Setup of v58:
Design manager, start of the top module:
module manager(
input clk,rst,rstk,sw,
input [0:0]next,
input [3:0]n,
input [2:0]mode,
input [9:0]moneyget,
input [9:0]timeget,
input swm,
input [0:0]nextt,
output reg[9:0]initial_money,
output reg [9:0]per_money,
output reg[9:0]num_of_park,
output reg[9:0]initial_vipmoney,
output reg [9:0]averagetime,
output reg[63:0]show
    );  
    reg nextti;
integer sumofcar;
reg [9:0]totaltime; 
reg [9:0]totalmoney;  
parameter set=3'b000;   
parameter ok=3'b001; 
parameter fail=3'b010;
parameter simoney=3'b011; 
parameter spmoney=3'b100; 
parameter snopark=3'b101;
parameter svmoney=3'b110;
parameter satime=3'b111;
parameter set_initial_money=3'b001;  
parameter set_per_money=3'b010;  
parameter set_initial_vipmoney=3'b011;  
parameter empty_park=3'b100;  
parameter set_park=3'b101;  
parameter show_money=3'b110;   
parameter zero = 8'b11000000;  
parameter one = 8'b11111001;   
parameter two = 8'b10100100;   
parameter three = 8'b10110000;
parameter four = 8'b10011001;  
parameter five = 8'b10010010;  
parameter six = 8'b10000010;   
parameter seven = 8'b11111000; 
parameter eight = 8'b10000000; 
parameter nine = 8'b10010000;  
parameter _A = 8'b10001000;    
parameter _B = 8'b10000011;    
parameter _C = 8'b11000110;    
parameter _D = 8'b10100001;    
parameter _E = 8'b10000110;    
parameter _F = 8'b10001110;    
parameter _G = 8'b11000010;    
parameter _H = 8'b10001001;    
parameter _I = 8'b11110000;    
  ...
Size in the first run: ~290 flip-flops.
make LEC_CHECK=0 CAP_MARGIN=10 CELL_PAD_IN_SITES_GLOBAL_PLACEMENT=2 CORE_ASPECT_RATIO=0.5 CORE_MARGIN=9 CORE_UTILIZATION=51 CTS_CLUSTER_DIAMETER=74 GPL_ROUTABILITY_DRIVEN=0 GPL_TIMING_DRIVEN=1 MAX_ROUTING_LAYER=met5 MIN_ROUTING_LAYER=met1 PLACE_DENSITY_LB_ADDON=0.13 SETUP_SLACK_MARGIN=2.35 SLEW_MARGIN=20 TNS_END_PERCENT=70 finish   # period 170.0 ns
run.sh (not shown) runs the stock make flow with config.mk's settings and CLKGATE_MAP_FILE=.
The following lists how v46 was set up differently from v58:
Settings: CORE_MARGIN now 2, was 9; PLACE_DENSITY_LB_ADDON no longer set, was 0.13; TNS_END_PERCENT no longer set, was 70; MIN_ROUTING_LAYER no longer set, was met1; CAP_MARGIN now 20, was 10; CORE_ASPECT_RATIO no longer set, was 0.5; MAX_ROUTING_LAYER no longer set, was met5; CTS_CLUSTER_DIAMETER no longer set, was 74; CELL_PAD_IN_SITES_GLOBAL_PLACEMENT no longer set, was 2; GPL_ROUTABILITY_DRIVEN no longer set, was 0; CORE_UTILIZATION now 58, was 51; SETUP_SLACK_MARGIN no longer set, was 2.35; GPL_TIMING_DRIVEN no longer set, was 1; the clock period (ns, I/O delays scaled along) now 80.1, was 170.0.
--- outcome ---
Taking v58 as the reference point, the non-clock buffer count of v46 rises by 918. As of v46, total half-perimeter wirelength after legalization and detailed placement had risen by a little under 10% compared to v58. Final worst-path setup slack: v46 lower than v58. Against v58, critical path depth in v46 rose by a few percent.
Here is what was changed in the inputs of v14 compared with v46.
Settings: an added TNS_END_PERCENT of 40; a change of CORE_UTILIZATION from 58 to 40; a change of SLEW_MARGIN from 20 to 10; a change of the clock period (ns, I/O delays scaled along) from 80.1 to 120.0.
Results
- In v14, the utilization came out 25 points below the value in v46.
- In the reports for v46 and v14, the larger final period demand of the worst path belongs to v14.
- Compare v46 and v14 | number of antenna cells inserted higher: v14
- For v46, the slowest cell on the critical path was o31ai_1, unlike v14, where it was a211oi_2.
- Source of the critical timing path: sumofcar[13] -> v14, sumofcar[21] -> v46
- In the tables for v46 and v14, number of rows in the core area reads lower with v46.
- From v46 to v14 the numbers moved as follows: slew at the pin closest to its max-slew limit saw an increase, fmax shrank by 2.4 MHz, delay contributed by the slowest stage of the critical path has decreased, register fraction of the total cell area went up by 0.75 points, first-pass GRT wire length moved down.
- Where post-placement worst setup slack is concerned, v46 is outperformed by v14.

Starting RTL as in the previous note.
clock: 109.0 ns
lec_check: 0
cap_margin: 20
cell_pad_in_sites_global_placement: 2
core_margin: 2
core_utilization: 72
cts_cluster_diameter: 227
cts_cluster_size: 90
gpl_routability_driven: 0
gpl_timing_driven: 1
max_routing_layer: met5
min_routing_layer: met1
place_density: 0.95
slew_margin: 20
The starting point ended with an error in 3_1_place_gp_skip_io (GPL-0301).
Change:
Settings changed: CORE_ASPECT_RATIO set to 0.5, CORE_MARGIN 2 to 9, CORE_UTILIZATION 72 to 49, CTS_CLUSTER_DIAMETER 227 to 74, CTS_CLUSTER_SIZE 90 to unset, PLACE_DENSITY 0.95 to unset, PLACE_DENSITY_LB_ADDON set to 0.13, SETUP_SLACK_MARGIN set to 2.35.
Clock period 109.0 ns to 170.0 ns, I/O delays scaled along.
This time the run finished clean.
Die area went up by well over a third.
Area after synthesis stays the same.
Synthesized cell count stays the same.
Change:
Settings changed: CAP_MARGIN 20 to 5, CELL_PAD_IN_SITES_GLOBAL_PLACEMENT 2 to 0, CORE_ASPECT_RATIO 0.5 to unset, CORE_MARGIN 9 to 2, CORE_UTILIZATION 49 to 19, CTS_CLUSTER_DIAMETER 74 to 227, HOLD_SLACK_MARGIN set to 0.06, MAX_ROUTING_LAYER met5 to met4, PLACE_DENSITY set to 0.9, PLACE_DENSITY_LB_ADDON 0.13 to unset.
Outcome:
- design area climbs by 4.4%
- sequential share of layout area is lower by 0.40 points
- count of clock-buffer cells in the layout shrinks by 3
- via count increases by 6.7%
- synthesized cell count does not change
- sequential cell count does not change
Change:
Settings changed: CAP_MARGIN 5 to 20, CORE_UTILIZATION 19 to 66, GPL_ROUTABILITY_DRIVEN 0 to 1, HOLD_SLACK_MARGIN 0.06 to unset, MAX_ROUTING_LAYER met4 to met5, PLACE_DENSITY 0.9 to unset.
Clock period 170.0 ns to 82.5 ns, I/O delays scaled along.
Outcome: The changed run completed without violations. Cell count shrinks by 17%. Area after synthesis does not change. Worst hold slack gets worse by 0.0048 ns.
Change:
Settings changed: CELL_PAD_IN_SITES_GLOBAL_PLACEMENT 0 to 2, CORE_UTILIZATION 66 to 72, GPL_ROUTABILITY_DRIVEN 1 to 0, PLACE_DENSITY set to 0.95, SETUP_SLACK_MARGIN 2.35 to unset.
Clock period 82.5 ns to 109.0 ns, I/O delays scaled along.
Now the flow aborted during 3_1_place_gp_skip_io.
Synthesized cell count stays the same.
Die size went down by 8.2%.
Synthesized area is unchanged.
Change:
Settings changed: ABC_AREA set to 0, CELL_PAD_IN_SITES_GLOBAL_PLACEMENT 2 to unset, CORE_UTILIZATION 72 to 65, CTS_CLUSTER_DIAMETER 227 to unset, GPL_ROUTABILITY_DRIVEN 0 to unset, GPL_TIMING_DRIVEN 1 to unset, MAX_ROUTING_LAYER met5 to unset, MIN_ROUTING_LAYER met1 to unset, PLACE_DENSITY 0.95 to unset, TNS_END_PERCENT set to 5.
Clock period 109.0 ns to 61.0 ns, I/O delays scaled along.
Outcome:
- With this change the flow finished but failed the layout checks on setup timing
- synthesized cell count stays the same
- synthesized area stays the same
- die area goes up by 11%

Starting RTL as in the previous note.
==> flow/config.mk <==
export PLATFORM = sky130hd
export DESIGN_NAME = manager
export DESIGN_NICKNAME = manager
export VERILOG_FILES = /design/flow/design.v
export SDC_FILE = /design/flow/constraint.sdc
export NUM_CORES = 4
export LEC_CHECK = 0
export ABC_AREA = 1
export CAP_MARGIN = 5
export CELL_PAD_IN_SITES_GLOBAL_PLACEMENT = 0
export CORE_MARGIN = 8
export CORE_UTILIZATION = 19
export CTS_CLUSTER_DIAMETER = 129
export GPL_ROUTABILITY_DRIVEN = 0
export GPL_TIMING_DRIVEN = 1
export MAX_ROUTING_LAYER = met4
export MIN_ROUTING_LAYER = met1
export PLACE_DENSITY_LB_ADDON = 0.02
export SETUP_SLACK_MARGIN = 2.35
export SLEW_MARGIN = 20
==> flow/constraint.sdc <==
create_clock -name core_clock -period 57.1 [get_ports {clk}]
set_input_delay 11.4200 -clock core_clock [delete_from_list [all_inputs] [get_ports {clk}]]
set_output_delay 11.4200 -clock core_clock [all_outputs]
set_load 0.01 [all_outputs]
The starting point reached the layout checks and failed them: setup timing.
Rerun with:
--- a/flow/config.mk
+++ b/flow/config.mk
@@ -8,8 +8,8 @@
 export ABC_AREA = 1
-export CAP_MARGIN = 5
+export CAP_MARGIN = 15
 export CELL_PAD_IN_SITES_GLOBAL_PLACEMENT = 0
-export CORE_MARGIN = 8
-export CORE_UTILIZATION = 19
-export CTS_CLUSTER_DIAMETER = 129
-export GPL_ROUTABILITY_DRIVEN = 0
+export CORE_MARGIN = 2
+export CORE_UTILIZATION = 70
+export CTS_CLUSTER_DIAMETER = 227
+export GPL_ROUTABILITY_DRIVEN = 1
 export GPL_TIMING_DRIVEN = 1
@@ -17,3 +17,2 @@
 export MIN_ROUTING_LAYER = met1
-export PLACE_DENSITY_LB_ADDON = 0.02
 export SETUP_SLACK_MARGIN = 2.35
==> flow/constraint.sdc (replaced) <==
create_clock -name core_clock -period 68.2 [get_ports {clk}]
set_input_delay 13.6400 -clock core_clock [delete_from_list [all_inputs] [get_ports {clk}]]
set_output_delay 13.6400 -clock core_clock [all_outputs]
set_load 0.01 [all_outputs]
Outcome:
- Now the flow finished clean
- die size came out lower by about 70%
- core utilization came out higher by 53 points
- first-iteration DRC count came out higher by 130%
Rerun with:
==> flow/config.mk (replaced) <==
export PLATFORM = sky130hd
export DESIGN_NAME = manager
export DESIGN_NICKNAME = manager
export VERILOG_FILES = /design/flow/design.v
export SDC_FILE = /design/flow/constraint.sdc
export NUM_CORES = 4
export LEC_CHECK = 0
export CAP_MARGIN = 20
export CORE_MARGIN = 2
export CORE_UTILIZATION = 65
export SLEW_MARGIN = 20
==> flow/constraint.sdc (replaced) <==
create_clock -name core_clock -period 98.4 [get_ports {clk}]
set_input_delay 19.6800 -clock core_clock [delete_from_list [all_inputs] [get_ports {clk}]]
set_output_delay 19.6800 -clock core_clock [all_outputs]
set_load 0.01 [all_outputs]
After rerunning: Sequential share of layout area is higher by 0.58 points; final area is lower by 6.1%; clock skew is higher by 17 ps; routed wire length barely changes; worst setup slack gains 4400 ps; utilization is lower by 13 points; non-clock buffer count is lower by 346; die area is higher by about 11%.
